==> flow/design.v <==
module main(clk, rst, mem_rdata, mem_addr, mem_wdata, mem_we);
	input clk, rst;
	input [15:0] mem_rdata;       
	output [7:0] mem_addr;
	output [7:0] mem_wdata;
	output mem_we;
	wire PCWrite, IRWrite, S, AdrSrc, MemWrite, RegSrc1, ExtenderShift, RegWrite;
	wire [1:0] RegSrc0, ALUSrcA, ALUSrcB, ResultSrc, ImmSrc;
	wire [3:0] ALUControl;
	wire [3:0] FLAGS;
	wire [15:0] Instr;
	wire [2:0] IMM_VAL_7;
	wire [7:0] IMM_VAL_1;
	assign ImmSrc = Instr[15:14];
	assign IMM_VAL_7 = 7;
	assign IMM_VAL_1 = 1;
	assign mem_we = MemWrite;
	controller CTRL(
		.clk(clk),
		.rst(rst),
		.FLAGS(FLAGS),
		.Instr(Instr),
		.PCWrite(PCWrite),
		.IRWrite(IRWrite),
		.S(S),
		.AdrSrc(AdrSrc),
		.MemWrite(MemWrite),
		.RegSrc1(RegSrc1),
		.ExtenderShift(ExtenderShift),
		.RegWrite(RegWrite),
		.RegSrc0(RegSrc0),
		.ALUSrcA(ALUSrcA),
		.ALUSrcB(ALUSrcB),
		.ResultSrc(ResultSrc),
		.ALUControl(ALUControl)
	);
	datapath DUT(
		AdrSrc,
		PCWrite,
		MemWrite,
		IRWrite,
		RegSrc1,
		ExtenderShift,
		RegWrite,
		clk,
		rst,
		S,
		ALUControl,
		ALUSrcA,
		ALUSrcB,
		IMM_VAL_1,
		IMM_VAL_7,
		ImmSrc,
		RegSrc0,
		ResultSrc,
		mem_rdata,
		FLAGS,
		Instr,
		mem_addr,
		mem_wdata
	);
endmodule
module controller(clk, rst, FLAGS, Instr, PCWrite, IRWrite, S, AdrSrc, MemWrite, RegSrc1, ExtenderShift, RegWrite, RegSrc0, ALUSrcA, ALUSrcB, ResultSrc, ALUControl);
	input clk, rst;
	input [3:0] FLAGS;
	input [15:0] Instr;
	reg [4:0] current_state, next_state;
	output reg PCWrite, IRWrite, S, AdrSrc, MemWrite, RegSrc1, ExtenderShift, RegWrite;
	output reg [1:0] RegSrc0, ALUSrcA, ALUSrcB, ResultSrc;
	output reg [3:0] ALUControl;
	wire [1:0] OP, CMD_00, B_type, B_flag;
	wire [2:0] CMD_01;
	wire logic_op;
	assign OP = Instr[15:14];
	assign CMD_00 = Instr[13:12];  
	assign CMD_01 = Instr[13:11];  
	assign B_type = Instr[13:12];
	assign B_flag = Instr[11:10];
	assign logic_op = (CMD_01 == 3'b000 | CMD_01 == 3'b001 | CMD_01 == 3'b010);
	parameter Fetch = 0;
	parameter Decode = 1;
	parameter MemAdr = 2;
	parameter MemRead = 3;
	parameter MemWB = 4;
	parameter MemW = 5;
	parameter ExecuteR = 6;
	parameter ExecuteI = 7;
	parameter ALUWB = 8;
	parameter Branch = 9;
	parameter BL = 10;
	parameter BI_MemAdr = 11;
	parameter BI_MemRead = 12;
	parameter BI_WritePC = 13;
	parameter BranchWithCondition = 14;
	always @(posedge clk)
	begin: STATE_MEMORY
		if (rst)
			current_state <= Fetch;
		else
			current_state <= next_state;
	end
	always @(*)
	begin: REGSRC_LOGIC
		RegSrc0 = 0;
		RegSrc1 = 0;
		ExtenderShift = 0;
		case (OP)
			2'b00: begin  
				if (Instr[11] == 1) begin
					RegSrc0 = 2;  
					ExtenderShift = 1;
				end
			end
			2'b01: begin  
				if (!logic_op) begin  
					RegSrc0 = 2;  
					ExtenderShift = 1;
				end
			end
			2'b10: begin  
				RegSrc1 = 1;  
			end
			2'b11: begin  
				RegSrc1 = 1;  
			end
		endcase
	end
	always @(*)
	begin: WRITE_CONTROLLER
		IRWrite = 0;
		PCWrite = 0;
		MemWrite = 0;
		RegWrite = 0;
		S = 0;
		case (current_state)
			Fetch: begin
				IRWrite = 1;
				PCWrite = 1;
			end
			Decode: begin
				PCWrite = 1;
				if (OP == 2'b11 && B_type == 2'b01)  
					RegWrite = 1;
			end
			ExecuteR: S = 1;
			ExecuteI: S = 1;
			ALUWB: RegWrite = 1;
			MemW: MemWrite = 1;
			MemWB: RegWrite = 1;
			Branch: PCWrite = 1;
			BL: PCWrite = 1;
			BI_WritePC: PCWrite = 1;
			BranchWithCondition: begin
				case (B_flag)
					2'b00: PCWrite = (FLAGS[2] == 1);  
					2'b01: PCWrite = (FLAGS[2] == 0);  
					2'b10: PCWrite = (FLAGS[1] == 1);  
					2'b11: PCWrite = (FLAGS[1] == 0);  
				endcase
			end
			default: ;
		endcase
	end
	always @(*)
	begin: OUTPUT_LOGIC
		AdrSrc = 0;
		ALUSrcA = 2'b01;
		ALUSrcB = 2'b10;
		ALUControl = 4'b0000;
		ResultSrc = 2'b10;
		case (current_state)
			Fetch: ;  
			Decode: ;  
			ExecuteR: begin 
				ALUSrcA = 0;  
				ALUSrcB = 2'b00;  
				if (OP == 2'b00) begin  
					if (CMD_00 == 2'b01)
						ALUControl = 4'b0001;  
					if (CMD_00 == 2'b10)
						ALUControl = 4'b0001;  
				end
				if (OP == 2'b01) begin  
					if (CMD_01 == 3'b000)  
						ALUControl = 4'b0100;
					if (CMD_01 == 3'b001)  
						ALUControl = 4'b0101;
					if (CMD_01 == 3'b010)  
						ALUControl = 4'b0110;
				end
			end
			ExecuteI: begin
				ALUSrcB = 2'b01;  
				ALUSrcA = 0;  
				if (OP == 2'b00) begin 
					if (CMD_00 == 2'b11)  
						ALUSrcA = 2'b10;  
					if (CMD_00 == 2'b01)
						ALUControl = 4'b0001;  
					if (CMD_00 == 2'b10)
						ALUControl = 4'b0001;  
				end
				if (OP == 2'b01) begin  
					if (CMD_01 == 3'b011)  
						ALUControl = 4'b1000;
					if (CMD_01 == 3'b100)  
						ALUControl = 4'b1001;
					if (CMD_01 == 3'b101)  
						ALUControl = 4'b1010;
					if (CMD_01 == 3'b110)  
						ALUControl = 4'b1011;
					if (CMD_01 == 3'b111)  
						ALUControl = 4'b1100;
				end
			end	
			ALUWB: ResultSrc = 2'b00;
			MemAdr: begin
				if (Instr[12] == 0)  
					ALUSrcA = 2'b00;	 
				else  
					ALUSrcA = 2'b10;	 
				ALUSrcB = 2'b01;
			end
			MemRead: begin
				ResultSrc = 2'b00;
				AdrSrc = 1;
			end
			MemW: begin
				ResultSrc = 2'b00;
				AdrSrc = 1;
			end
			MemWB: ResultSrc = 2'b01;
			Branch, BL, BI_MemAdr, BranchWithCondition: begin
				ALUSrcA = 2'b10;  
				ALUSrcB = 2'b01;  
			end
			BI_MemRead: begin
				ResultSrc = 2'b00;
				AdrSrc = 1;
			end
			BI_WritePC: ResultSrc = 2'b01;
			default: ;
		endcase
	end
	always @(*)
	begin: NEXT_STATE_LOGIC
		next_state = Fetch;
		case (current_state)
			Fetch: next_state = Decode;
			Decode: begin
				case (OP)
					2'b00: next_state = Instr[11] ? ExecuteI : ExecuteR;  
					2'b01: next_state = logic_op ? ExecuteR : ExecuteI;   
					2'b10: next_state = MemAdr;                           
					2'b11: begin  
						case (B_type)
							2'b00: next_state = Branch;
							2'b01: next_state = BL;
							2'b10: next_state = BI_MemAdr;
							2'b11: next_state = BranchWithCondition;
						endcase
					end
				endcase
			end
			ExecuteR, ExecuteI: begin
				if (OP == 2'b00 && CMD_00 == 2'b10)  
					next_state = Fetch;
				else
					next_state = ALUWB;
			end
			MemAdr: next_state = Instr[13] ? MemRead : MemW;
			MemRead: next_state = MemWB;
			BI_MemAdr: next_state = BI_MemRead;
			BI_MemRead: next_state = BI_WritePC;
			default: next_state = Fetch;
		endcase
	end
endmodule
module datapath(
	AdrSrc,
	PcWrite,
	MemWrite,
	IRWrite,
	RegSrc1,
	ExtenderShift,
	RegWrite,
	clk,
	rst,
	S,
	ALUControl,
	ALUSrcA,
	ALUSrcB,
	IMM_VAL_1,
	IMM_VAL_7,
	ImmSrc,
	RegSrc0,
	ResultSrc,
	M,
	FLAGS,
	Instr,
	MemAddr,
	WrittenData
);
input wire	AdrSrc;
input wire	PcWrite;
input wire	MemWrite;
input wire	IRWrite;
input wire	RegSrc1;
input wire	ExtenderShift;
input wire	RegWrite;
input wire	clk;
input wire	rst;
input wire	S;
input wire	[3:0] ALUControl;
input wire	[1:0] ALUSrcA;
input wire	[1:0] ALUSrcB;
input wire	[7:0] IMM_VAL_1;
input wire	[2:0] IMM_VAL_7;
input wire	[1:0] ImmSrc;
input wire	[1:0] RegSrc0;
input wire	[1:0] ResultSrc;
input wire	[15:0] M;
output wire	[3:0] FLAGS;
output wire	[15:0] Instr;
output wire	[7:0] MemAddr;
output wire	[7:0] WrittenData;
wire	[3:0] F;
wire	[3:3] FL;
wire	[15:0] Instr_ALTERA_SYNTHESIZED;
wire	[7:0] SYNTHESIZED_WIRE_0;
wire	[7:0] SYNTHESIZED_WIRE_1;
wire	[7:0] SYNTHESIZED_WIRE_27;
wire	[7:0] SYNTHESIZED_WIRE_3;
wire	[7:0] SYNTHESIZED_WIRE_4;
wire	[7:0] SYNTHESIZED_WIRE_28;
wire	[7:0] SYNTHESIZED_WIRE_29;
wire	[2:0] SYNTHESIZED_WIRE_8;
wire	[2:0] SYNTHESIZED_WIRE_9;
wire	[7:0] SYNTHESIZED_WIRE_12;
wire	[7:0] SYNTHESIZED_WIRE_30;
wire	[7:0] SYNTHESIZED_WIRE_31;
wire	[7:0] SYNTHESIZED_WIRE_16;
wire	[7:0] SYNTHESIZED_WIRE_32;
wire	[7:0] SYNTHESIZED_WIRE_18;
wire	[7:0] SYNTHESIZED_WIRE_22;
wire	[0:7] SYNTHESIZED_WIRE_24;
wire	[0:7] SYNTHESIZED_WIRE_25;
wire	[0:2] SYNTHESIZED_WIRE_26;
assign	WrittenData = SYNTHESIZED_WIRE_32;
assign	SYNTHESIZED_WIRE_24 = 0;
assign	SYNTHESIZED_WIRE_25 = 0;
assign	SYNTHESIZED_WIRE_26 = 0;
alu_with_shifter #(.W(8))	b2v_inst(
	.A(SYNTHESIZED_WIRE_0),
	.B(SYNTHESIZED_WIRE_1),
	.control(ALUControl),
	.N(F[3]),
	.Z(F[2]),
	.CO(F[1]),
	.OVF(F[0]),
	.out(SYNTHESIZED_WIRE_28));
mux_2x1 #(.W(3))	b2v_inst10(
	.sel(RegSrc1),
	.in0(Instr_ALTERA_SYNTHESIZED[2:0]),
	.in1(Instr_ALTERA_SYNTHESIZED[10:8]),
	.out(SYNTHESIZED_WIRE_9));
reg_w_rst_en #(.W(8))	b2v_inst12(
	.clk(clk),
	.rst(rst),
	.en(PcWrite),
	.inp(SYNTHESIZED_WIRE_27),
	.out(SYNTHESIZED_WIRE_29));
reg_w_rst_en #(.W(4))	b2v_inst13(
	.clk(clk),
	.rst(rst),
	.en(S),
	.inp(F),
	.out(FLAGS));
reg_w_res #(.W(8))	b2v_inst14(
	.clk(clk),
	.rst(rst),
	.inp(SYNTHESIZED_WIRE_3),
	.out(SYNTHESIZED_WIRE_22));
reg_w_res #(.W(8))	b2v_inst15(
	.clk(clk),
	.rst(rst),
	.inp(SYNTHESIZED_WIRE_4),
	.out(SYNTHESIZED_WIRE_32));
reg_w_res #(.W(8))	b2v_inst16(
	.clk(clk),
	.rst(rst),
	.inp(SYNTHESIZED_WIRE_28),
	.out(SYNTHESIZED_WIRE_12));
reg_w_res #(.W(8))	b2v_inst18(
	.clk(clk),
	.rst(rst),
	.inp(M[7:0]),
	.out(SYNTHESIZED_WIRE_30));
mux_2x1 #(.W(8))	b2v_inst19(
	.sel(AdrSrc),
	.in0(SYNTHESIZED_WIRE_29),
	.in1(SYNTHESIZED_WIRE_27),
	.out(SYNTHESIZED_WIRE_16));
reg_file_8	b2v_inst2(
	.clk(clk),
	.rst(rst),
	.WE3(RegWrite),
	.A1(SYNTHESIZED_WIRE_8),
	.A2(SYNTHESIZED_WIRE_9),
	.A3(Instr_ALTERA_SYNTHESIZED[10:8]),
	.R7_in(SYNTHESIZED_WIRE_27),
	.WD3(SYNTHESIZED_WIRE_27),
	.RD1(SYNTHESIZED_WIRE_3),
	.RD2(SYNTHESIZED_WIRE_4));
reg_w_rst_en #(.W(16))	b2v_inst20(
	.clk(clk),
	.rst(rst),
	.en(IRWrite),
	.inp(M),
	.out(Instr_ALTERA_SYNTHESIZED));
mux_4x1 #(.W(8))	b2v_inst22(
	.in0(SYNTHESIZED_WIRE_12),
	.in1(SYNTHESIZED_WIRE_30),
	.in2(SYNTHESIZED_WIRE_28),
	.in3(SYNTHESIZED_WIRE_31),
	.sel(ResultSrc),
	.out(SYNTHESIZED_WIRE_27));
assign	MemAddr = SYNTHESIZED_WIRE_16;
extend	b2v_inst4(
	.ImmSrc(ImmSrc),
	.inp(Instr_ALTERA_SYNTHESIZED[11:0]),
	.out(SYNTHESIZED_WIRE_18));
left_shifter	b2v_inst5(
	.en(ExtenderShift),
	.inp(SYNTHESIZED_WIRE_18),
	.rot(Instr_ALTERA_SYNTHESIZED[7:5]),
	.out(SYNTHESIZED_WIRE_31));
mux_4x1 #(.W(8))	b2v_inst7(
	.in0(SYNTHESIZED_WIRE_32),
	.in1(SYNTHESIZED_WIRE_31),
	.in2(IMM_VAL_1),
	.in3(SYNTHESIZED_WIRE_30),
	.sel(ALUSrcB),
	.out(SYNTHESIZED_WIRE_1));
mux_4x1 #(.W(8))	b2v_inst8(
	.in0(SYNTHESIZED_WIRE_22),
	.in1(SYNTHESIZED_WIRE_29),
	.in2(SYNTHESIZED_WIRE_24),
	.in3(SYNTHESIZED_WIRE_25),
	.sel(ALUSrcA),
	.out(SYNTHESIZED_WIRE_0));
mux_4x1 #(.W(3))	b2v_inst9(
	.in0(Instr_ALTERA_SYNTHESIZED[7:5]),
	.in1(IMM_VAL_7),
	.in2(Instr_ALTERA_SYNTHESIZED[10:8]),
	.in3(SYNTHESIZED_WIRE_26),
	.sel(RegSrc0),
	.out(SYNTHESIZED_WIRE_8));
assign	Instr = Instr_ALTERA_SYNTHESIZED;
endmodule
module dec_3x8(inp, out);
	input [2:0] inp;
	output [7:0] out;
	assign out[7] = (inp[2]) & (inp[1]) & (inp[0]);
	assign out[6] = (inp[2]) & (inp[1]) & (~inp[0]);
	assign out[5] = (inp[2]) & (~inp[1]) & (inp[0]);
	assign out[4] = (inp[2]) & (~inp[1]) & (~inp[0]);
	assign out[3] = (~inp[2]) & (inp[1]) & (inp[0]);
	assign out[2] = (~inp[2]) & (inp[1]) & (~inp[0]);
	assign out[1] = (~inp[2]) & (~inp[1]) & (inp[0]);
	assign out[0] = (~inp[2]) & (~inp[1]) & (~inp[0]);
endmodule
module mux_2x1 #(parameter W=8)(in0, in1, sel, out);
	input [W-1:0] in0, in1;
	input sel;
	output reg [W-1:0] out;
	always @(in0, in1, sel)
		case(sel)
			1'b0: out = in0;
			1'b1: out = in1;
		endcase
endmodule
module mux_4x1 #(parameter W=8)(in0, in1, in2, in3, sel, out);
	input [W-1:0] in0, in1, in2, in3;
	input [1:0] sel;
	output reg [W-1:0] out;
	always @(in0, in1, in2, in3, sel)
		case(sel)
			2'b00: out = in0;
			2'b01: out = in1;
			2'b10: out = in2;
			2'b11: out = in3;
		endcase
endmodule
module mux_8x1 #(parameter W=8)(in0, in1, in2, in3, in4, in5, in6, in7, sel, out);
	input [W-1:0] in0, in1, in2, in3, in4, in5, in6, in7;
	input [2:0] sel;
	wire [W-1:0] middle_out0, middle_out1;
	output [W-1:0] out;
	mux_4x1 #(W) mux1 (in0, in1, in2, in3, sel[1:0], middle_out0);
	mux_4x1 #(W) mux2 (in4, in5, in6, in7, sel[1:0], middle_out1);
	mux_2x1 #(W) mux3 (middle_out0, middle_out1, sel[2], out);
endmodule
module reg_w_res #(parameter W=8) (clk, rst, inp, out);
	input clk, rst;
	input [W-1:0] inp;
	output reg [W-1:0] out;
	always @(posedge clk)
	begin
		if (rst) begin
			out <= 0;
		end else begin
			out <= inp;
		end
	end
endmodule
module reg_w_rst_en #(parameter W=8) (clk, rst, en, inp, out);
	input clk, rst, en;
	input [W-1:0] inp;
	output reg [W-1:0] out;
	always @(posedge clk)
	begin
		if (rst) begin
			out <= 0;
		end else if (en) begin
			out <= inp;
		end
	end
endmodule
module bit_8_reg_w_rst_en #(parameter D=0) (clk, rst, en, inp, out);
	input clk, rst, en;
	input [7:0] inp;
	output reg [7:0] out;
	always @(posedge clk)
	begin
		if (rst) begin
			out <= D;
		end else if (en) begin
			out <= inp;
		end
	end
endmodule
module reg_file_8(clk, rst, A1, A2, A3, WD3, R7_in, RD1, RD2, WE3);
	input clk, rst, WE3;
	input[2:0] A1, A2, A3;
	input[7:0] WD3, R7_in;
	output [7:0] RD1, RD2;
	wire [7:0] R_OUT[7:0];
	wire [7:0] DEC_WR_OUT, WRITE_SELECT;
	dec_3x8 dec_write_en(.inp(A3), .out(DEC_WR_OUT));
	assign WRITE_SELECT[0] = DEC_WR_OUT[0] & WE3;
	assign WRITE_SELECT[1] = DEC_WR_OUT[1] & WE3;
	assign WRITE_SELECT[2] = DEC_WR_OUT[2] & WE3;
	assign WRITE_SELECT[3] = DEC_WR_OUT[3] & WE3;
	assign WRITE_SELECT[4] = DEC_WR_OUT[4] & WE3;
	assign WRITE_SELECT[5] = DEC_WR_OUT[5] & WE3;
	assign WRITE_SELECT[6] = DEC_WR_OUT[6] & WE3;
	assign WRITE_SELECT[7] = DEC_WR_OUT[7] & WE3;
	bit_8_reg_w_rst_en #(0) R0(.clk(clk), .rst(rst), .en(WRITE_SELECT[0]), .inp(WD3), .out(R_OUT[0]));
	bit_8_reg_w_rst_en #(1) R1(.clk(clk), .rst(rst), .en(WRITE_SELECT[1]), .inp(WD3), .out(R_OUT[1]));
	bit_8_reg_w_rst_en #(2) R2(.clk(clk), .rst(rst), .en(WRITE_SELECT[2]), .inp(WD3), .out(R_OUT[2]));
	bit_8_reg_w_rst_en #(3) R3(.clk(clk), .rst(rst), .en(WRITE_SELECT[3]), .inp(WD3), .out(R_OUT[3]));
	bit_8_reg_w_rst_en #(4) R4(.clk(clk), .rst(rst), .en(WRITE_SELECT[4]), .inp(WD3), .out(R_OUT[4]));
	bit_8_reg_w_rst_en #(5) R5(.clk(clk), .rst(rst), .en(WRITE_SELECT[5]), .inp(WD3), .out(R_OUT[5]));
	bit_8_reg_w_rst_en #(6) R6(.clk(clk), .rst(rst), .en(WRITE_SELECT[6]), .inp(WD3), .out(R_OUT[6]));
	bit_8_reg_w_rst_en #(0) R7(.clk(clk), .rst(rst), .en(WRITE_SELECT[7]), .inp(R7_in), .out(R_OUT[7]));
	mux_8x1 #(8) mux_A1(R_OUT[0], R_OUT[1], R_OUT[2], R_OUT[3],
								 R_OUT[4], R_OUT[5], R_OUT[6], R_OUT[7],
								 A1, RD1);
	mux_8x1 #(8) mux_A2(R_OUT[0], R_OUT[1], R_OUT[2], R_OUT[3],
								 R_OUT[4], R_OUT[5], R_OUT[6], R_OUT[7],
								 A2, RD2);
endmodule
module extend(inp, out, ImmSrc);
	input [11:0] inp;
	input [1:0] ImmSrc;
	output reg [7:0] out;
	always @(inp, ImmSrc)
	begin
		case (ImmSrc)
			2'b10: out = {2'b0, inp[11], inp[4:0]};  
			2'b11: out = {2'b0, inp[5:0]};           
			default: out = {3'b0, inp[4:0]};         
		endcase
	end
endmodule
module left_shifter(inp, rot, en, out);
	input [7:0] inp;
	input [2:0] rot;
	input en;
	output reg [7:0] out;
	always @(*)
	begin
	if (en)
	begin
		out = inp << rot;
	end
	else
		out = inp;
	end
endmodule
module alu_with_shifter #(parameter W=8)(A, B, out, control, N, Z, CO, OVF);
	input [W-1:0] A, B;
	input [3:0] control;
	output reg N,Z,CO,OVF;
	output reg [W-1:0] out;
	reg [2*W-1:0] A_A;
	always @(*)
	begin
		CO = 0;
		OVF = 0;
		out = 0;
		A_A = 0;
		case(control)
		4'b0000:	begin  
					{CO, out} = A + B;
					OVF = (A[W-1] ~^ B[W-1]) & (A[W-1] ^ out[W-1]);
					end
		4'b0001:	begin  
					{CO, out} = A - B;
					OVF = (A[W-1] ^ out[W-1]) & (A[W-1] ^ B[W-1]);
					end
		4'b0010:	begin  
					{CO, out} = B - A;
					OVF = (B[W-1] ^ out[W-1]) & (A[W-1] ^ B[W-1]);
					end
		4'b0011:	out = A & (~B);
		4'b0100:	out = A & B;   
		4'b0101:	out = A | B;   
		4'b0110:	out = A ^ B;   
		4'b0111:	out = A ~^ B;
		4'b1000: begin  
					A_A = {A,A};
					A_A = A_A << B;
					out = A_A[2*W-1:W];
					end
		4'b1001: begin  
					A_A = {A,A};
					A_A = A_A >> B;
					out = A_A[W-1:0];
					end
		4'b1010: out = A << B;    
		4'b1011: out = A >> B;    
		4'b1100: out = A >>> B;   
		default: out = 0;
		endcase
		N = out[W-1];
		Z = (out == 0);
	end
endmodule
==> flow/run.sh <==
#!/bin/bash
# the make line also repeats each setting of config.mk as NAME=value (left out here)
make -C /OpenROAD-flow-scripts/flow DESIGN_CONFIG=/design/flow/config.mk WORK_HOME=/design/flow/orfs CLKGATE_MAP_FILE= finish
==> flow/config.mk <==
export PLATFORM = sky130hd
export DESIGN_NAME = main
export DESIGN_NICKNAME = main
export VERILOG_FILES = /design/flow/design.v
export SDC_FILE = /design/flow/constraint.sdc
export NUM_CORES = 4
export LEC_CHECK = 0
export ABC_AREA = 1
export CAP_MARGIN = 0
export CELL_PAD_IN_SITES_GLOBAL_PLACEMENT = 0
export CORE_MARGIN = 7
export CORE_UTILIZATION = 63
export CTS_CLUSTER_DIAMETER = 217
export CTS_CLUSTER_SIZE = 100
export MAX_ROUTING_LAYER = met5
export SETUP_SLACK_MARGIN = 1.36
export SLEW_MARGIN = 20
export TNS_END_PERCENT = 85
==> flow/constraint.sdc <==
create_clock -name core_clock -period 6.74 [get_ports {clk}]
set_input_delay 1.3480 -clock core_clock [delete_from_list [all_inputs] [get_ports {clk}]]
set_output_delay 1.3480 -clock core_clock [all_outputs]
set_load 0.01 [all_outputs]
==> flow_summary.toml, run 1 <==
# implementation run metrics
[outcome]
status = "finished clean"

[global_routing]
top_usage_layer = "met2"
use_met1 = 0.404
track_usage = 0.355
use_met3 = 0.0816
grt_max_degree = 80
met2_usage = 0.585
grt.overflow.total = 0
grt_pass1_vias = 9929
grt_pass1_wl_um = 51600
antenna_found_initial = 0

[sta]
maxSlewHeadroom = 0.175
fin_tns_setup_ps = 0
period_used_share = 0.804
fin_crit_ps = 5420
finalClockSkew_ps = 17.3
maxSlewViolCount = 0
rsz0062_at_grt = "yes"
setup_viol = 0
timing.fmax_mhz = 184
worstMarginPinSlew_ps = 1230
hold_viol_final = 0

[worst_setup_path]
start_kind = "flop"
critical_path.most_common_cell = "buf_4"
path_depth = 20
cp_slowest_cell = "fa_1"
max_stage_delay_ps = 410
r2r-end = "DUT.b2v_inst12.out[7]"
worstPathRequired_ps = 5390
endpoint_kind = "output port"
rr_worst_depth = 27
reg2reg_slack_ps = 2820
worst-path-buf-inv = 6
critPathTopFamily = "simple AND/OR/NAND/NOR gates"
cp.arrival_ps = 4070
critPathKind = "reg -> out"
crit_path_cell_trace = "nor2_4 > buf_4 > nand4_4 > buf_6 > buf_4 > o21ai_4 > buf_4 > buf_4 > fa_1 > nand2_1 > o21ai_0 > a21oi_1 > nand3_1 > nor2_1 > nand4_1 > nand2_2 > nand3_4 > nand2_1 > o21ai_1 > dlygate4sd2_1"
cp_max_fo = 5
critPathCapture = "mem_addr[1]"
regToRegStartpoint = "CTRL.current_state[6]"
setup.worst_path.start = "CTRL.current_state[7]"

[route]
drc = 0
dr.first_iter.drc_count = 1472
antennaDiodeCount = 0
viasPerCell = 6.19
via_count = 11000
detail_route.first_pass.iterations = 9
wl_per_cell_um = 19.5
drt_wl_total_um = 34700
detail-route-antenna-nets = 0

[synthesis]
edf_count = 0
async_flop_share = 0
aoi_share = 0.180
ys.flops = 137
yosysMostFrequentCell = "nand2_1"
yosysCellCount = 1488
ys_seq_share = 0.296
syn_inst = 1488
common_cells = "367 x nand2_1, 216 x inv_1, 155 x nor2_1"
simple_gate_share = 0.356
synth.distinct_cells = 53
topCombFamilyByArea = "simple AND/OR/NAND/NOR gates"
largest_area_cell = "dfxtp_1"
ys_sh_xor = 0.00567
top_cells_by_area = "dfxtp_1 30%, nand2_1 15%, inv_1 8.7%"
fp_nets = 1536
syn_avg_cell_area_sq_um = 6.23
ys_chip_area_sq_mm = 0.00927
adder_share = 0.0421
yosysTopAreaCellShare = 0.296
synth_warnings = 20
synth_area_sq_mm = 0.00927
ys_dominant_reg_cell = "dfxtp_1"
mux_share = 0

[power]
max-vdd-ir-drop_mv = 0.264
power_leader = "clock"
seqPwrFrac = 0.325
p_comb_frac = 0.329
seq_power_w = 0.000892
p_int_w = 0.00173
p_comb_w = 0.000901
powerClk_w = 0.000951
leakagePower_nw = 5.42
swShare = 0.370
power.switching_w = 0.00101
power.density_mw_per_mm2 = 242
clockPowerShare = 0.347

[floorplan]
rows = 44
coreArea_sq_mm = 0.0144
die_area_sq_mm = 0.0183
io_pins = 35
die_h_um = 135
fp_util = 0.643
fp.dieW_um = 135

[clock_tree]
clock-sinks = 137
clk_pin_slew_worst_paths_ps = 60
cts_root_buf = "clkbuf_16"
numCtsBuffers = 17
ctsHoldBuffers = 0
cts_tree = "done"
insertion_delay_ps = 440
htree_levels = 4
clock_path_buffers = 2

[job]
cap_viol_max_count = 0
warnings = 49

[cells_and_area]
fillers = 1109
stdcell_count = 1779
final_nets = 1630
layout-area-overhead-vs-synth_pct = 22.4

[min_path]
hold_depth = 2
hold_start = "CTRL.current_state[3]"
hold_end = "CTRL.current_state[11]"
hold_path_class = "reg -> reg"

[place]
dpl.hpwl_um = 23300
place.port_buffers = 34
dp_cells = 1671
gp_congestion = 1.08
==> routing by layer <==
| layer | part of all wire | routed length (um) |
|---|---|---|
| met1 | 0.35 | 12300 |
| met2 | 0.46 | 15800 |
| met3 | 0.11 | 3740 |
| met4 | 0.084 | 2910 |
| met5 | 0 | 0 |
==> repair_timing <==
action | in CTS | in global routing
endpoints found under the setup margin | 8 | 8
pin swaps | 16 | 41
gates resized | 63 | 96
buffers inserted | 28 | 46
gates cloned | 2 | 0
==> final cells by class <==
class	count	area [sq um]	area share
Sequential cell	137	2780	0.245
Inverter	234	905	0.0797
Clock buffer	18	429	0.0378
Clock inverter	14	160	0.0141
Tap cell	184	230	0.0203
Timing Repair Buffer	124	1030	0.0904
Multi-Input combinational cell	1068	5820	0.513
==> through the flow <==
step                hold slack [ps]  power, W  cell area, sq um  worst slack, ps   util
floorplan                       403   0.00137              9270             1740      -
global placement                420   0.00158              9700              826  0.673
detailed placement              421   0.00159              9700              663  0.673
CTS                             428   0.00258             10700             1190  0.741
global route                    450   0.00283             11300              951  0.787
finish                          427   0.00274             11300             1320  0.787
==> inputs of run 2 (changes only) <==
ABC_AREA = default   (was 1)
CAP_MARGIN = 20   (was 0)
CELL_PAD_IN_SITES_DETAIL_PLACEMENT = 2   (was default)
CELL_PAD_IN_SITES_GLOBAL_PLACEMENT = 1   (was 0)
CORE_MARGIN = 2   (was 7)
CORE_UTILIZATION = 40   (was 63)
CTS_CLUSTER_DIAMETER = default   (was 217)
CTS_CLUSTER_SIZE = 28   (was 100)
MAX_ROUTING_LAYER = default   (was met5)
SETUP_SLACK_MARGIN = default   (was 1.36)
SLEW_MARGIN = 5   (was 20)
TNS_END_PERCENT = default   (was 85)
clock period = 5.5 ns   (was 6.74 ns; I/O delays follow)
==> run 2 against run 1 <==
  * The layout now fails its checks (negative setup slack)
  * Utilization decreased by 29 points
  * Cell area increased by 2.3%
  * Largest cell class unchanged
  * Sequential power increased by about 20%
  * Sequential cell count unchanged
  * Clock power increased by about 30%
  * Synthesized cell count decreased by 20%
  * Wire length increased by 56%
==> flow_summary.toml, run 2 <==
# implementation run metrics
[cells_and_area]
post-route-util = 0.499
comb_area_sq_mm = 0.00636
final_nets = 1348
regArea_sq_mm = 0.00275
layout-area-overhead-vs-synth_pct = 23.6
fillers = 2572

[sta]
maxSlewHeadroom = 0.213
maxSlewViolCount = 0
timing.fmax_mhz = 170
finalClockSkew_ps = 25.3
fin_ws_ps = -375
fin_crit_ps = 5870
period_used_share = 1.07
worstMarginPinSlew_ps = 1180
rsz0062_at_grt = "yes"
setup_viol = 4
hold_ws_ps = 514
hold_viol_final = 0

[power]
swShare = 0.394
max-vdd-ir-drop_mv = 0.186
leakagePower_nw = 4.50
power.switching_w = 0.00133
seqPwrFrac = 0.325
power_leader = "clock"
power_w = 0.00337
p_comb_w = 0.00104
p_int_w = 0.00204
powerClk_w = 0.00124
seq_power_w = 0.00109
clockPowerShare = 0.368
power.density_mw_per_mm2 = 290
p_comb_frac = 0.307

[worst_setup_path]
r2r-end = "DUT.b2v_inst13.out[2]"
max_stage_delay_ps = 660
cp.arrival_ps = 4770
start_kind = "flop"
worstPathRequired_ps = 4400
reg2reg_slack_ps = 70
critPathCapture = "mem_addr[6]"
setup.worst_path.start = "CTRL.current_state[7]"
endpoint_kind = "output port"
cp_slowest_cell = "or4_4"
crit_path_cell_trace = "or4_4 > o21ai_4 > a21oi_2 > or3_4 > inv_4 > fa_2 > nand3_2 > buf_4 > a21oi_1 > o21a_1 > nor2_4 > a221oi_2 > a31oi_2 > a211o_1 > nor3_2 > buf_4 > a211o_1 > a31oi_1 > buf_2"
critPathKind = "reg -> out"
critPathTopFamily = "AND-OR/OR-AND gates"
regToRegStartpoint = "CTRL.current_state[7]"
cp_max_fo = 4
path_depth = 19
worst-path-buf-inv = 4
rr_worst_depth = 14

[clock_tree]
clock-sinks = 137
clock_path_buffers = 2
cts_root_buf = "clkbuf_16"
htree_levels = 4
ctsHoldBuffers = 0
clk_pin_slew_worst_paths_ps = 90
numCtsBuffers = 17
insertion_delay_ps = 470
cts_tree = "done"

[global_routing]
grt_max_degree = 71
grt_pass1_wl_um = 69600
grt.overflow.total = 0
grt_pass1_vias = 11100
track_usage = 0.378
antenna_found_initial = 1

[synthesis]
ys.flops = 137
adder_share = 0.0530
simple_gate_share = 0.239
synth.distinct_cells = 94
async_flop_share = 0
common_cells = "145 x nand2_1, 137 x dfxtp_1, 105 x nor2_1"
aoi_share = 0.279
ys_chip_area_sq_mm = 0.00940
yosysCellCount = 1192
ys_sh_xor = 0.00559
fp_nets = 1248
synth_area_sq_mm = 0.00940
largest_area_cell = "dfxtp_1"
synth_warnings = 20
mux_share = 0.0714
syn_inst = 1192
topCombFamilyByArea = "AND-OR/OR-AND gates"
edf_count = 0
syn_avg_cell_area_sq_um = 7.88
ys_dominant_reg_cell = "dfxtp_1"
yosysTopAreaCellShare = 0.292
ys_seq_share = 0.292
top_cells_by_area = "dfxtp_1 29%, nand2_1 5.8%, ha_1 4.7%"
yosysMostFrequentCell = "nand2_1"

[floorplan]
fp.dieW_um = 157
coreArea_sq_mm = 0.0233
rows = 56
die_area_sq_mm = 0.0247
fp_util = 0.404
io_pins = 35
die_h_um = 157

[min_path]
hold_path_class = "reg -> reg"
hold_end = "DUT.b2v_inst2.R5.out[0]"
hold_depth = 2
hold_start = "DUT.b2v_inst2.R5.out[0]"

[route]
detail-route-antenna-nets = 0
dr.first_iter.drc_count = 933
wl_per_cell_um = 33.2
detail_route.first_pass.iterations = 6
drc = 0
drt_wl_total_um = 54000
viasPerCell = 6.86
via_count = 11100

[job]
warnings = 57
cap_viol_max_count = 0

[outcome]
status = "finished with violations"
violations = "negative setup slack"

[place]
place.port_buffers = 34
pre_cts_ws_ps = -206
dpl.hpwl_um = 32500
gp_congestion = 0.954
## run 2: layout make-up
cell class              count  share of cell area
flip-flops and latches    137               0.237
clock buffers              18              0.0378
clock inverters            14              0.0125
inverters                  29              0.0100
repair buffers            174               0.121
multi-input cells         933               0.547
diodes                      1            0.000215
well taps                 319              0.0344
## run 2: routing by layer
| metal | share of wire | wire (um) | vias to the layer above | track usage |
|---|---|---|---|---|
| met2 | 0.48 | 25600 | 630 | 0.648 |
| met5 | 0 | 0 | - | 0 |
| met4 | 0.079 | 4240 | 0 | 0.204 |
| li1 | - | - | 4618 | - |
| met3 | 0.080 | 4310 | 267 | 0.0564 |
| met1 | 0.37 | 19800 | 5629 | 0.456 |
## run 2: per-stage QoR
stage          instance area, sq um  cells  setup TNS (ps)
4_1_cts                       11400   1614           -37.3
3_3_place_gp                  10700   1577           -20.0
6_report                      11600   1625            -949
2_1_floorplan                  9400   1192               0
5_1_grt                       11600   1625           -1240
3_5_place_dp                  10700   1577            -210
## run 2: what timing repair did
item	CTS	global route
pin swaps	11	22
endpoints found under the setup margin	4	4
gates resized	43	30
buffers inserted	5	8
==> inputs of run 3 (changes only) <==
CAP_MARGIN = 0   (was 20)
CELL_PAD_IN_SITES_DETAIL_PLACEMENT = 1   (was 2)
CORE_MARGIN = 7   (was 2)
CORE_UTILIZATION = 41   (was 40)
CTS_CLUSTER_SIZE = 82   (was 28)
GPL_ROUTABILITY_DRIVEN = 0   (was default)
MAX_ROUTING_LAYER = met4   (was default)
PLACE_DENSITY_LB_ADDON = 0.3   (was default)
SETUP_SLACK_MARGIN = -0.61   (was default)
SLEW_MARGIN = 40   (was 5)
TNS_END_PERCENT = 45   (was default)
clock period = 6.74 ns   (was 5.5 ns; I/O delays follow)
==> run 3 against run 2 <==
  * The layout still fails its checks (negative setup slack)
  * Combinational power decreased by 41%
  * Worst hold slack worse by 47 ps
  * Non-clock buffer count shrank 102
  * Via count down 13%
  * Clock skew down 17 ps
  * First-iteration DRC count shrank 16%
  * Wire length is 32% lower
  * Cell area shrank 9.2%
  * Global-route usage fell by 9.9 points
  * Sequential power decreased by about 20%
  * Setup slack better by 190 ps
==> flow_summary.toml, run 3 <==
# implementation run metrics
[clock_tree]
clk_pin_slew_worst_paths_ps = 60
cts_tree = "done"
cts_resized = 0
ctsHoldBuffers = 0
htree_levels = 4
clock-sinks = 137
clock_path_buffers = 2
cts_root_buf = "clkbuf_16"
cts_setup_buffers = 0
numCtsBuffers = 17
insertion_delay_ps = 430

[worst_setup_path]
path_depth = 16
worstPathRequired_ps = 5390
setup.worst_path.start = "CTRL.current_state[7]"
r2r-end = "DUT.b2v_inst13.out[2]"
start_kind = "flop"
rr_worst_depth = 18
regToRegStartpoint = "CTRL.current_state[7]"
crit_path_cell_trace = "nor4_1 > nand2_1 > and4_1 > or3_1 > fa_1 > nand2b_1 > a2bb2oi_1 > a21oi_1 > o21bai_1 > a221oi_1 > a31oi_1 > a211o_1 > nor3_2 > a211o_1 > a31oi_1 > clkdlybuf4s50_1"
endpoint_kind = "output port"
cp.arrival_ps = 5580
worst-path-buf-inv = 1
critPathTopFamily = "simple AND/OR/NAND/NOR gates"
reg2reg_slack_ps = 1630
critPathKind = "reg -> out"
critPathCapture = "mem_addr[6]"
max_stage_delay_ps = 650
cp_slowest_cell = "nor4_1"
cp_max_fo = 6

[synthesis]
async_flop_share = 0
synth.distinct_cells = 94
simple_gate_share = 0.239
mux_share = 0.0714
yosysCellCount = 1192
aoi_share = 0.279
yosysTopAreaCellShare = 0.292
syn_avg_cell_area_sq_um = 7.88
ys.flops = 137
synth_warnings = 20
top_cells_by_area = "dfxtp_1 29%, nand2_1 5.8%, ha_1 4.7%"
ys_dominant_reg_cell = "dfxtp_1"
synth_area_sq_mm = 0.00940
yosysMostFrequentCell = "nand2_1"
adder_share = 0.0530
topCombFamilyByArea = "AND-OR/OR-AND gates"
ys_chip_area_sq_mm = 0.00940
syn_inst = 1192
largest_area_cell = "dfxtp_1"
ys_sh_xor = 0.00559
edf_count = 0
common_cells = "145 x nand2_1, 137 x dfxtp_1, 105 x nor2_1"
fp_nets = 1248
ys_seq_share = 0.292

[place]
pre_cts_ws_ps = 452
place.port_buffers = 34
placed_cell_area_sq_mm = 0.00997
dpl.hpwl_um = 26700

[power]
power_leader = "clock"
seqPwrFrac = 0.370
power.switching_w = 0.000818
swShare = 0.338
clockPowerShare = 0.377
leakagePower_nw = 3.93
powerClk_w = 0.000912
p_comb_w = 0.000613
power.density_mw_per_mm2 = 229
p_comb_frac = 0.253
max-vdd-ir-drop_mv = 0.181
p_int_w = 0.00160
seq_power_w = 0.000895

[cells_and_area]
design_area_sq_mm = 0.0105
final_nets = 1246
layout-area-overhead-vs-synth_pct = 12.3
post-route-util = 0.467

[route]
via_count = 9675
dr.first_iter.drc_count = 784
detail-route-antenna-nets = 0
viasPerCell = 6.50
detail_route.first_pass.iterations = 6
drc = 0
antennaDiodeCount = 0
wl_per_cell_um = 24.7
drt_wl_total_um = 36800

[outcome]
status = "finished with violations"
violations = "negative setup slack"

[sta]
hold_ws_ps = 467
maxSlewHeadroom = 0.456
fin_crit_ps = 6930
period_used_share = 1.03
hold_viol_final = 0
fin_tns_setup_ps = -238
finalClockSkew_ps = 8.64
fin_ws_ps = -188
setup_viol = 2
maxSlewViolCount = 0
timing.fmax_mhz = 144
worstMarginPinSlew_ps = 816

[floorplan]
die_h_um = 165
io_pins = 35
die_area_sq_mm = 0.0274
rows = 55
fp.dieW_um = 165
fp_util = 0.416
coreArea_sq_mm = 0.0226

[global_routing]
grt_max_degree = 72
antenna_found_initial = 0
grt_pass1_wl_um = 57100
grt_pass1_vias = 9815
grt.overflow.total = 0
track_usage = 0.279

[min_path]
hold_end = "CTRL.current_state[2]"
hold_path_class = "reg -> reg"
hold_depth = 1
hold_start = "CTRL.current_state[12]"

[job]
warnings = 53
cap_viol_max_count = 0
run 3: metrics by stage:
stage | cells | total power, W
2_1_floorplan | 1192 | 0.00131
3_3_place_gp | 1456 | 0.00149
3_5_place_dp | 1456 | 0.00150
4_1_cts | 1488 | 0.00242
5_1_grt | 1488 | 0.00250
6_report | 1488 | 0.00242
run 3: metal layers:
layer,vias up,GRT usage,routed length (um)
li1,4416,-,-
met1,4779,0.328,15200
met2,358,0.455,17500
met3,122,0.0426,2060
met4,0,0.156,2080
met5,-,-,0
run 3: final cells by class:
cell class / instances / area, sq um
Clock buffer: 20 / 457
Multi-Input combinational cell: 933 / 6140
Fill cell: 2792 / 12000
Sequential cell: 137 / 2740
Timing Repair Buffer: 72 / 621
Clock inverter: 12 / 116
Inverter: 29 / 111
Tap cell: 285 / 357
==> inputs of run 4 (changes only) <==
ABC_AREA = 0   (was default)
CAP_MARGIN = 30   (was 0)
CELL_PAD_IN_SITES_DETAIL_PLACEMENT = default   (was 1)
CELL_PAD_IN_SITES_GLOBAL_PLACEMENT = default   (was 1)
CORE_MARGIN = 2   (was 7)
CORE_UTILIZATION = 63   (was 41)
CTS_CLUSTER_DIAMETER = 259   (was default)
CTS_CLUSTER_SIZE = 11   (was 82)
HOLD_SLACK_MARGIN = 0.05   (was default)
MAX_ROUTING_LAYER = default   (was met4)
PLACE_DENSITY_LB_ADDON = 0.23   (was 0.3)
SETUP_SLACK_MARGIN = default   (was -0.61)
SLEW_MARGIN = 20   (was 40)
TNS_END_PERCENT = 20   (was 45)
clock period = 3.12 ns   (was 6.74 ns; I/O delays follow)
==> run 4 against run 3 <==
  * The flow now stops in 5_1_grt
  * Synthesized area unchanged
  * Synthesized cell count stayed put
  * Die size decreased by 42%
==> flow_summary.toml, run 4 <==
# generated from flow reports
[floorplan]
coreArea_sq_mm = 0.0145
die_h_um = 126
fp.dieW_um = 126
fp_util = 0.647
rows = 44
io_pins = 35
die_area_sq_mm = 0.0159

[synthesis]
topCombFamilyByArea = "AND-OR/OR-AND gates"
top_cells_by_area = "dfxtp_1 29%, nand2_1 5.8%, ha_1 4.7%"
yosysCellCount = 1192
adder_share = 0.0530
async_flop_share = 0
common_cells = "145 x nand2_1, 137 x dfxtp_1, 105 x nor2_1"
ys_seq_share = 0.292
ys_chip_area_sq_mm = 0.00940
syn_inst = 1192
synth_warnings = 20
mux_share = 0.0714
ys_dominant_reg_cell = "dfxtp_1"
largest_area_cell = "dfxtp_1"
ys.flops = 137
ys_sh_xor = 0.00559
yosysTopAreaCellShare = 0.292
fp_nets = 1248
synth_area_sq_mm = 0.00940
yosysMostFrequentCell = "nand2_1"
aoi_share = 0.279
edf_count = 0
synth.distinct_cells = 94
simple_gate_share = 0.239
syn_avg_cell_area_sq_um = 7.88

[place]
pre_cts_ws_ps = -1670
placed_cell_area_sq_mm = 0.0118
dpl.hpwl_um = 26700
place.port_buffers = 34

[clock_tree]
cts_root_buf = "clkbuf_16"
clock-sinks = 137
numCtsBuffers = 17
clock_path_buffers = 2
ctsHoldBuffers = 0
htree_levels = 4

[outcome]
stop_stage = "5_1_grt"
status = "stopped before the end"
[run 4: repair_timing]
action	in CTS
buffers inserted	11
endpoints found under the setup margin	88
pin swaps	39
gates resized	72
[run 4: stage by stage]
stage,instances,setup TNS (ps)
floorplan,1192,-43690
detailed placement,1603,-77020
CTS,1644,-62830
global placement,1603,-66420
==> inputs of run 5 (changes only) <==
ABC_AREA = default   (was 0)
CAP_MARGIN = 20   (was 30)
CELL_PAD_IN_SITES_DETAIL_PLACEMENT = 2   (was default)
CELL_PAD_IN_SITES_GLOBAL_PLACEMENT = 2   (was default)
CORE_UTILIZATION = 40   (was 63)
CTS_CLUSTER_DIAMETER = default   (was 259)
CTS_CLUSTER_SIZE = 28   (was 11)
GPL_ROUTABILITY_DRIVEN = default   (was 0)
HOLD_SLACK_MARGIN = 0.2   (was 0.05)
PLACE_DENSITY_LB_ADDON = default   (was 0.23)
SLEW_MARGIN = 35   (was 20)
TNS_END_PERCENT = default   (was 20)
clock period = 5.5 ns   (was 3.12 ns; I/O delays follow)
==> run 5 against run 4 <==
  * Now fails the layout checks on negative setup slack
  * Synthesized cell count unchanged
  * Die size increased by 55%
  * Synthesized area unchanged
==> flow_summary.toml, run 5 <==
# implementation run metrics
[outcome]
status = "finished with violations"
violations = "negative setup slack"

[sta]
maxSlewViolCount = 0
hold_viol_final = 0
setup_viol = 3
period_used_share = 1.02
rsz0062_at_grt = "yes"
hold_ws_ps = 520
worstMarginPinSlew_ps = 953
fin_ws_ps = -117
finalClockSkew_ps = 18.1
maxSlewHeadroom = 0.363
timing.fmax_mhz = 178
fin_crit_ps = 5620

[cells_and_area]
layout-area-overhead-vs-synth_pct = 23.9
final_nets = 1338
design_area_sq_mm = 0.0116
fillers = 2546

[job]
cap_viol_max_count = 0
warnings = 57

[synthesis]
ys_sh_xor = 0.00559
yosysCellCount = 1192
simple_gate_share = 0.239
adder_share = 0.0530
ys_dominant_reg_cell = "dfxtp_1"
syn_avg_cell_area_sq_um = 7.88
edf_count = 0
ys.flops = 137
yosysTopAreaCellShare = 0.292
top_cells_by_area = "dfxtp_1 29%, nand2_1 5.8%, ha_1 4.7%"
yosysMostFrequentCell = "nand2_1"
async_flop_share = 0
aoi_share = 0.279
ys_chip_area_sq_mm = 0.00940
fp_nets = 1248
synth.distinct_cells = 94
synth_area_sq_mm = 0.00940
syn_inst = 1192
synth_warnings = 20
mux_share = 0.0714
largest_area_cell = "dfxtp_1"
common_cells = "145 x nand2_1, 137 x dfxtp_1, 105 x nor2_1"
topCombFamilyByArea = "AND-OR/OR-AND gates"
ys_seq_share = 0.292

[floorplan]
rows = 56
coreArea_sq_mm = 0.0233
fp_util = 0.404
fp.dieW_um = 157
die_h_um = 157
io_pins = 35
die_area_sq_mm = 0.0247

[route]
routed.top_layer = "met4"
dr.first_iter.drc_count = 996
detail_route.first_pass.iterations = 5
wl_per_cell_um = 31.1
antennaDiodeCount = 0
wl_met2_um = 24300
wl_met1_um = 19000
via_count = 10800
detail-route-antenna-nets = 0
met3WireLength_um = 3200
drt_wl_total_um = 50200
drc = 0
viasPerCell = 6.69

[power]
swShare = 0.373
power_leader = "clock"
power.switching_w = 0.00123
seqPwrFrac = 0.332
p_comb_w = 0.000993
seq_power_w = 0.00109
p_comb_frac = 0.302
leakagePower_nw = 4.45
p_int_w = 0.00206
powerClk_w = 0.00120
clockPowerShare = 0.366
max-vdd-ir-drop_mv = 0.175
power.density_mw_per_mm2 = 283

[global_routing]
track_usage = 0.380
grt_max_degree = 71
grt_pass1_vias = 11400
antenna_found_initial = 0
grt.overflow.total = 0
grt_pass1_wl_um = 70600

[worst_setup_path]
endpoint_kind = "output port"
regToRegStartpoint = "CTRL.current_state[5]"
worst-path-buf-inv = 5
critPathTopFamily = "simple AND/OR/NAND/NOR gates"
critPathCapture = "mem_addr[6]"
cp_max_fo = 6
start_kind = "flop"
max_stage_delay_ps = 580
worstPathRequired_ps = 4400
cp.arrival_ps = 4520
path_depth = 18
rr_worst_depth = 20
r2r-end = "DUT.b2v_inst13.out[2]"
critPathKind = "reg -> out"
setup.worst_path.start = "CTRL.current_state[5]"
crit_path_cell_trace = "or4_4 > buf_6 > nor2_8 > buf_6 > buf_4 > a2111oi_2 > nor2_2 > inv_1 > ha_1 > o21a_1 > nor2_4 > o32a_1 > a31oi_2 > a211o_1 > nor3_4 > a211o_1 > a31oi_4 > buf_2"
cp_slowest_cell = "or4_4"
reg2reg_slack_ps = 440

[min_path]
hold_start = "DUT.b2v_inst2.R5.out[0]"
hold_path_class = "reg -> reg"
hold_end = "DUT.b2v_inst2.R5.out[0]"
hold_depth = 2

[clock_tree]
numCtsBuffers = 17
ctsHoldBuffers = 0
cts_root_buf = "clkbuf_16"
clock-sinks = 137
clk_pin_slew_worst_paths_ps = 70
clock_path_buffers = 2
insertion_delay_ps = 450
htree_levels = 4
cts_tree = "done"

[place]
place.port_buffers = 34
placed_cell_area_sq_mm = 0.0106
pre_cts_ws_ps = -111
dpl.hpwl_um = 33000
gp_congestion = 0.989
[run 5: routing by layer]
| layer | global-route usage | vias up |
|---|---|---|
| met5 | 0 | - |
| met4 | 0.204 | 0 |
| met3 | 0.0600 | 236 |
| met2 | 0.663 | 519 |
| met1 | 0.446 | 5447 |
| li1 | - | 4603 |
[run 5: repair_timing]
action                     CTS  global route
setup buffers                6            14
pin swaps                    9            29
gates resized               32            61
setup endpoints to repair    4             4
[run 5: metrics by stage]
stage	TNS [ps]	std cells	total power, W	utilization
final	-219	1614	0.00329	0.500
after global routing	-580	1614	0.00337	0.500
after CTS	-89.3	1600	0.00317	0.485
after detailed placement	-130	1562	0.00196	0.454
after global placement	0	1562	0.00194	0.454
after floorplan	0	1192	0.00160	-
[run 5: layout make-up]
| cell class | instances | area, sq um | share of cell area |
|---|---|---|---|
| clock buffer | 19 | 443 | 0.0381 |
| clock inverter | 13 | 134 | 0.0115 |
| inverter | 29 | 111 | 0.00957 |
| multi-input combinational | 933 | 6420 | 0.552 |
| sequential | 137 | 2760 | 0.237 |
| tap | 319 | 399 | 0.0343 |
| timing repair buffer | 164 | 1370 | 0.118 |
==> inputs of run 6 (changes only) <==
CELL_PAD_IN_SITES_DETAIL_PLACEMENT = default   (was 2)
CELL_PAD_IN_SITES_GLOBAL_PLACEMENT = default   (was 2)
CORE_UTILIZATION = 70   (was 40)
CTS_CLUSTER_SIZE = default   (was 28)
HOLD_SLACK_MARGIN = default   (was 0.2)
PLACE_DENSITY = 0.65   (was default)
SLEW_MARGIN = 20   (was 35)
clock period = 3.78 ns   (was 5.5 ns; I/O delays follow)
==> run 6 against run 5 <==
  * Synthesized area did not move
  * Die size fell by 42%
  * The flow now stops in 5_1_grt
  * Synthesized cell count did not move
==> flow_summary.toml, run 6 <==
# generated from flow reports
[outcome]
status = "stopped before the end"
stop_stage = "5_1_grt"
first-error = "[ERROR GRT-0116] Global routing finished with congestion. Check the congestion regions in the DRC Viewer."

[synthesis]
async_flop_share = 0
topCombFamilyByArea = "AND-OR/OR-AND gates"
ys_dominant_reg_cell = "dfxtp_1"
top_cells_by_area = "dfxtp_1 29%, nand2_1 5.8%, ha_1 4.7%"
ys_sh_xor = 0.00559
edf_count = 0
aoi_share = 0.279
synth.distinct_cells = 94
ys_seq_share = 0.292
syn_inst = 1192
ys.flops = 137
simple_gate_share = 0.239
fp_nets = 1248
adder_share = 0.0530
yosysCellCount = 1192
mux_share = 0.0714
common_cells = "145 x nand2_1, 137 x dfxtp_1, 105 x nor2_1"
syn_avg_cell_area_sq_um = 7.88
synth_warnings = 20
yosysTopAreaCellShare = 0.292
yosysMostFrequentCell = "nand2_1"
ys_chip_area_sq_mm = 0.00940
largest_area_cell = "dfxtp_1"
synth_area_sq_mm = 0.00940

[clock_tree]
ctsHoldBuffers = 0
clock-sinks = 137
numCtsBuffers = 17
clock_path_buffers = 2
cts_root_buf = "clkbuf_16"
htree_levels = 4

[floorplan]
die_h_um = 120
io_pins = 35
fp_util = 0.712
die_area_sq_mm = 0.0144
fp.dieW_um = 120
coreArea_sq_mm = 0.0132
rows = 42

[global_routing]
track_usage = 0.770
grt.overflow.total = 51

[place]
place.port_buffers = 34
placed_cell_area_sq_mm = 0.0116
pre_cts_ws_ps = -1280
dpl.hpwl_um = 26900
gp_congestion = 1.12
run 6: per-stage QoR:
step	total power [W]	hold WS (ps)	utilization	cells	setup TNS (ps)
floorplan	0.00236	431	-	1192	-2650
global placement	0.00294	436	0.876	1564	-23010
detailed placement	0.00299	468	0.876	1564	-30730
CTS	0.00472	480	0.947	1611	-26130
run 6: repair_timing:
action	CTS
endpoints found under the setup margin	74
cloned	1
pin swaps	33
gates resized	67
buffers inserted	17
run 6: layer usage:
metal  track usage  overflow
met1         0.783         0
met4         0.764        18
met2         0.950        33
met3         0.583         0
met5         0.224         0
==> inputs of run 7 (changes only) <==
ABC_AREA = 0   (was default)
CELL_PAD_IN_SITES_GLOBAL_PLACEMENT = 2   (was default)
CORE_ASPECT_RATIO = 1.33   (was default)
CORE_UTILIZATION = 46   (was 70)
CTS_CLUSTER_DIAMETER = 316   (was default)
CTS_CLUSTER_SIZE = 98   (was default)
PLACE_DENSITY = 0.38   (was 0.65)
TNS_END_PERCENT = 20   (was default)
clock period = 5.5 ns   (was 3.78 ns; I/O delays follow)
==> run 7 against run 6 <==
  * The run now finishes clean
  * Synthesized area unchanged
  * Die size up 50%
  * Synthesized cell count unchanged
==> flow_summary.toml, run 7 <==
# implementation run metrics
[worst_setup_path]
critPathKind = "reg -> out"
max_stage_delay_ps = 590
start_kind = "flop"
reg2reg_slack_ps = 990
rr_worst_depth = 19
setup.worst_path.start = "CTRL.current_state[9]"
cp_max_fo = 10
worstPathRequired_ps = 4400
cp_slowest_cell = "clkdlybuf4s50_1"
r2r-end = "DUT.b2v_inst12.out[5]"
critPathTopFamily = "simple AND/OR/NAND/NOR gates"
critPathCapture = "mem_addr[0]"
endpoint_kind = "output port"
worst-path-buf-inv = 5
path_depth = 15
crit_path_cell_trace = "or4_4 > buf_6 > nor2_8 > buf_6 > a211oi_2 > a31oi_4 > inv_4 > buf_4 > nor4_4 > o21a_1 > nand2_1 > and4_1 > o21a_1 > a21oi_1 > clkdlybuf4s50_1"
cp.arrival_ps = 4310
regToRegStartpoint = "CTRL.current_state[9]"

[clock_tree]
clock-sinks = 137
cts_tree = "done"
clk_pin_slew_worst_paths_ps = 50
ctsHoldBuffers = 0
htree_levels = 4
numCtsBuffers = 17
clock_path_buffers = 2
insertion_delay_ps = 420
cts_root_buf = "clkbuf_16"

[power]
p_comb_frac = 0.280
seqPwrFrac = 0.348
swShare = 0.319
leakagePower_nw = 4.38
power_leader = "clock"
power.density_mw_per_mm2 = 276
seq_power_w = 0.00109
powerClk_w = 0.00116
power.switching_w = 0.000997
p_comb_w = 0.000874
max-vdd-ir-drop_mv = 0.189
clockPowerShare = 0.372
p_int_w = 0.00212

[synthesis]
yosysMostFrequentCell = "nand2_1"
yosysCellCount = 1192
mux_share = 0.0714
ys_dominant_reg_cell = "dfxtp_1"
top_cells_by_area = "dfxtp_1 29%, nand2_1 5.8%, ha_1 4.7%"
async_flop_share = 0
syn_inst = 1192
topCombFamilyByArea = "AND-OR/OR-AND gates"
aoi_share = 0.279
adder_share = 0.0530
fp_nets = 1248
syn_avg_cell_area_sq_um = 7.88
simple_gate_share = 0.239
ys.flops = 137
largest_area_cell = "dfxtp_1"
edf_count = 0
synth.distinct_cells = 94
ys_seq_share = 0.292
synth_area_sq_mm = 0.00940
common_cells = "145 x nand2_1, 137 x dfxtp_1, 105 x nor2_1"
synth_warnings = 20
ys_chip_area_sq_mm = 0.00940
yosysTopAreaCellShare = 0.292
ys_sh_xor = 0.00559

[global_routing]
grt.overflow.total = 0
grt_pass1_wl_um = 56000
track_usage = 0.342
grt_max_degree = 68
grt_pass1_vias = 9492
antenna_found_initial = 0

[sta]
rsz0062_at_grt = "yes"
period_used_share = 0.984
timing.fmax_mhz = 185
maxSlewViolCount = 0
setup_viol = 0
finalClockSkew_ps = 7.88
fin_ws_ps = 90.1
hold_viol_final = 0
fin_crit_ps = 5410
worstMarginPinSlew_ps = 1050
maxSlewHeadroom = 0.299

[job]
warnings = 56
cap_viol_max_count = 0

[floorplan]
fp_util = 0.467
io_pins = 35
rows = 60
die_area_sq_mm = 0.0216
die_h_um = 169
coreArea_sq_mm = 0.0201
fp.dieW_um = 128

[min_path]
hold_end = "CTRL.current_state[2]"
hold_depth = 1
hold_path_class = "reg -> reg"
hold_start = "CTRL.current_state[12]"

[route]
routed.top_layer = "met4"
dr.first_iter.drc_count = 747
wl_per_cell_um = 23.8
drc = 0
viasPerCell = 6.40
detail_route.first_pass.iterations = 5
drt_wl_total_um = 36400
met3WireLength_um = 1790
detail-route-antenna-nets = 0
antennaDiodeCount = 0
via_count = 9794
wl_met2_um = 18400
wl_met1_um = 13700

[cells_and_area]
fillers = 1972
post-route-util = 0.563
layout-area-overhead-vs-synth_pct = 20.5
stdcell_count = 1531
final_nets = 1328

[outcome]
status = "finished clean"

[place]
place.port_buffers = 34
dp_cells = 1490
gp_congestion = 1.03
dpl.hpwl_um = 27500
pre_cts_ws_ps = 1.41
## run 7: timing repair
item / in CTS / in global routing
endpoints found under the setup margin: 4 / 4
pin swaps: 5 / 15
resized: 21 / 38
gates cloned: 0 / 0
setup buffers: 1 / 10
## run 7: stage by stage
stage                     cell area [sq um]  TNS (ps)  hold WS [ps]  power [W]
final                                 11300         0           467    0.00312
after global routing                  11300     -74.2           482    0.00324
after CTS                             11100         0           465    0.00309
after detailed placement              10400         0           462    0.00192
after global placement                10400         0           447    0.00192
after floorplan                        9400         0           431    0.00160
## run 7: cell type report
cell class              count  area (sq um)  share of cell area
flip-flops and latches    137          2750               0.243
multi-input cells         933          6290               0.556
inverters                  29           111             0.00984
clock inverters            11           148              0.0130
well taps                 248           310              0.0274
clock buffers              19           453              0.0400
repair buffers            154          1260               0.111
## run 7: layer usage
metal,global-route usage,vias up
met1,0.383,4669
met2,0.604,408
li1,-,4580
met3,0.0465,137
met5,0,-
met4,0.218,0
==> inputs of run 8 (changes only) <==
ABC_AREA = 1   (was 0)
CELL_PAD_IN_SITES_DETAIL_PLACEMENT = 1   (was default)
CELL_PAD_IN_SITES_GLOBAL_PLACEMENT = default   (was 2)
CORE_ASPECT_RATIO = default   (was 1.33)
CORE_MARGIN = 4   (was 2)
CORE_UTILIZATION = 33   (was 46)
CTS_CLUSTER_DIAMETER = 107   (was 316)
CTS_CLUSTER_SIZE = default   (was 98)
GPL_ROUTABILITY_DRIVEN = 1   (was default)
HOLD_SLACK_MARGIN = 0.19   (was default)
PLACE_DENSITY = default   (was 0.38)
PLACE_DENSITY_LB_ADDON = 0.13   (was default)
TNS_END_PERCENT = default   (was 20)
==> run 8 against run 7 <==
  * Still clean
  * Fmax rose by 3.2%
  * Utilization fell by 16 points
  * Sequential power about the same
  * Sequential share of layout area increased by 0.53 points
  * Clock power about the same
  * Critical path type unchanged
  * Critical endpoint is now mem_addr[4]
  * Largest cell class unchanged
==> flow_summary.toml, run 8 <==
# implementation run metrics
[synthesis]
ys_chip_area_sq_mm = 0.00927
yosysMostFrequentCell = "nand2_1"
common_cells = "367 x nand2_1, 216 x inv_1, 155 x nor2_1"
syn_inst = 1488
ys_dominant_reg_cell = "dfxtp_1"
ys_seq_share = 0.296
synth_warnings = 20
topCombFamilyByArea = "simple AND/OR/NAND/NOR gates"
yosysTopAreaCellShare = 0.296
async_flop_share = 0
top_cells_by_area = "dfxtp_1 30%, nand2_1 15%, inv_1 8.7%"
yosysCellCount = 1488
simple_gate_share = 0.356
ys_sh_xor = 0.00567
ys.flops = 137
mux_share = 0
fp_nets = 1536
syn_avg_cell_area_sq_um = 6.23
adder_share = 0.0421
largest_area_cell = "dfxtp_1"
aoi_share = 0.180
synth_area_sq_mm = 0.00927
synth.distinct_cells = 53
edf_count = 0

[clock_tree]
ctsHoldBuffers = 0
clock-sinks = 137
clock_path_buffers = 2
insertion_delay_ps = 440
numCtsBuffers = 17
clk_pin_slew_worst_paths_ps = 70
htree_levels = 4
cts_tree = "done"
cts_root_buf = "clkbuf_16"

[cells_and_area]
design_area_sq_mm = 0.0111
final_nets = 1616
stdcell_count = 1959
fillers = 3708
post-route-util = 0.401
layout-area-overhead-vs-synth_pct = 20.0

[worst_setup_path]
critPathTopFamily = "simple AND/OR/NAND/NOR gates"
rr_worst_depth = 25
cp.arrival_ps = 4140
worstPathRequired_ps = 4400
cp_max_fo = 7
critPathCapture = "mem_addr[4]"
path_depth = 19
regToRegStartpoint = "DUT.b2v_inst20.out[13]"
max_stage_delay_ps = 530
r2r-end = "DUT.b2v_inst2.R2.out[6]"
start_kind = "flop"
crit_path_cell_trace = "nor2_4 > nand3_4 > nor2_4 > inv_2 > or2_0 > nand2_2 > inv_2 > ha_1 > fa_2 > nand2_1 > a21oi_1 > or2_2 > xor2_1 > o32ai_1 > a211oi_1 > nand2_1 > nand2_2 > a31oi_2 > clkdlybuf4s50_1"
setup.worst_path.start = "CTRL.current_state[13]"
critPathKind = "reg -> out"
worst-path-buf-inv = 3
endpoint_kind = "output port"
reg2reg_slack_ps = 1680
cp_slowest_cell = "clkdlybuf4s50_1"

[outcome]
status = "finished clean"

[power]
powerClk_w = 0.00114
p_int_w = 0.00203
seqPwrFrac = 0.338
power.switching_w = 0.00121
power.density_mw_per_mm2 = 290
power_leader = "clock"
p_comb_w = 0.000996
max-vdd-ir-drop_mv = 0.207
power_w = 0.00323
leakagePower_nw = 5.30
seq_power_w = 0.00109
p_comb_frac = 0.308
swShare = 0.373
clockPowerShare = 0.354

[sta]
timing.fmax_mhz = 191
worstMarginPinSlew_ps = 1080
setup_viol = 0
finalClockSkew_ps = 8.10
period_used_share = 0.953
maxSlewHeadroom = 0.271
fin_ws_ps = 258
fin_crit_ps = 5240
maxSlewViolCount = 0
hold_viol_final = 0

[floorplan]
io_pins = 35
fp_util = 0.334
die_h_um = 176
die_area_sq_mm = 0.0308
coreArea_sq_mm = 0.0278
rows = 61
fp.dieW_um = 176

[route]
antennaDiodeCount = 0
via_count = 10300
dr.first_iter.drc_count = 659
detail-route-antenna-nets = 0
wl_per_cell_um = 19.6
detail_route.first_pass.iterations = 5
viasPerCell = 5.25
drc = 0
drt_wl_total_um = 38400

[global_routing]
use_met1 = 0.297
grt.overflow.total = 0
grt_max_degree = 84
top_usage_layer = "met2"
grt_pass1_wl_um = 58600
use_met3 = 0.0437
track_usage = 0.244
met2_usage = 0.419
grt_pass1_vias = 10300
antenna_found_initial = 0

[place]
pre_cts_ws_ps = 233
dpl.hpwl_um = 29300
placed_cell_area_sq_mm = 0.0102
gp_congestion = 0.941
dp_cells = 1895
place.port_buffers = 34

[min_path]
hold_start = "CTRL.current_state[3]"
hold_path_class = "reg -> reg"
hold_depth = 2
hold_end = "CTRL.current_state[11]"

[job]
cap_viol_max_count = 0
warnings = 45
==> run 8: layout make-up <==
type,instances,area [sq um],share of cell area
sequential,137,2760,0.248
tap,378,473,0.0425
clock inverter,11,111,0.0100
multi-input combinational,1068,5490,0.493
inverter,234,881,0.0792
timing repair buffer,110,955,0.0858
clock buffer,21,460,0.0414
==> run 8: what timing repair did <==
action                     4_1_cts  5_1_grt
resized                         11       33
pin swaps                        4       10
setup endpoints to repair        3        8
buffers inserted                 4       25
gates cloned                     0        2
==> run 8: per-stage QoR <==
stage                     TNS (ps)  hold slack [ps]
after global placement           0              411
after global routing         -16.9              446
final                            0              434
after detailed placement         0              427
after floorplan                  0              403
after CTS                        0              428
==> run 8: per-layer routing <==
metal  vias to the layer above  share of wire
met5                         -              0
met4                         0          0.046
met3                        86          0.048
met2                       261           0.48
met1                      4962           0.42
li1                       4969              -
Power is estimated from default activity; no workload was simulated.
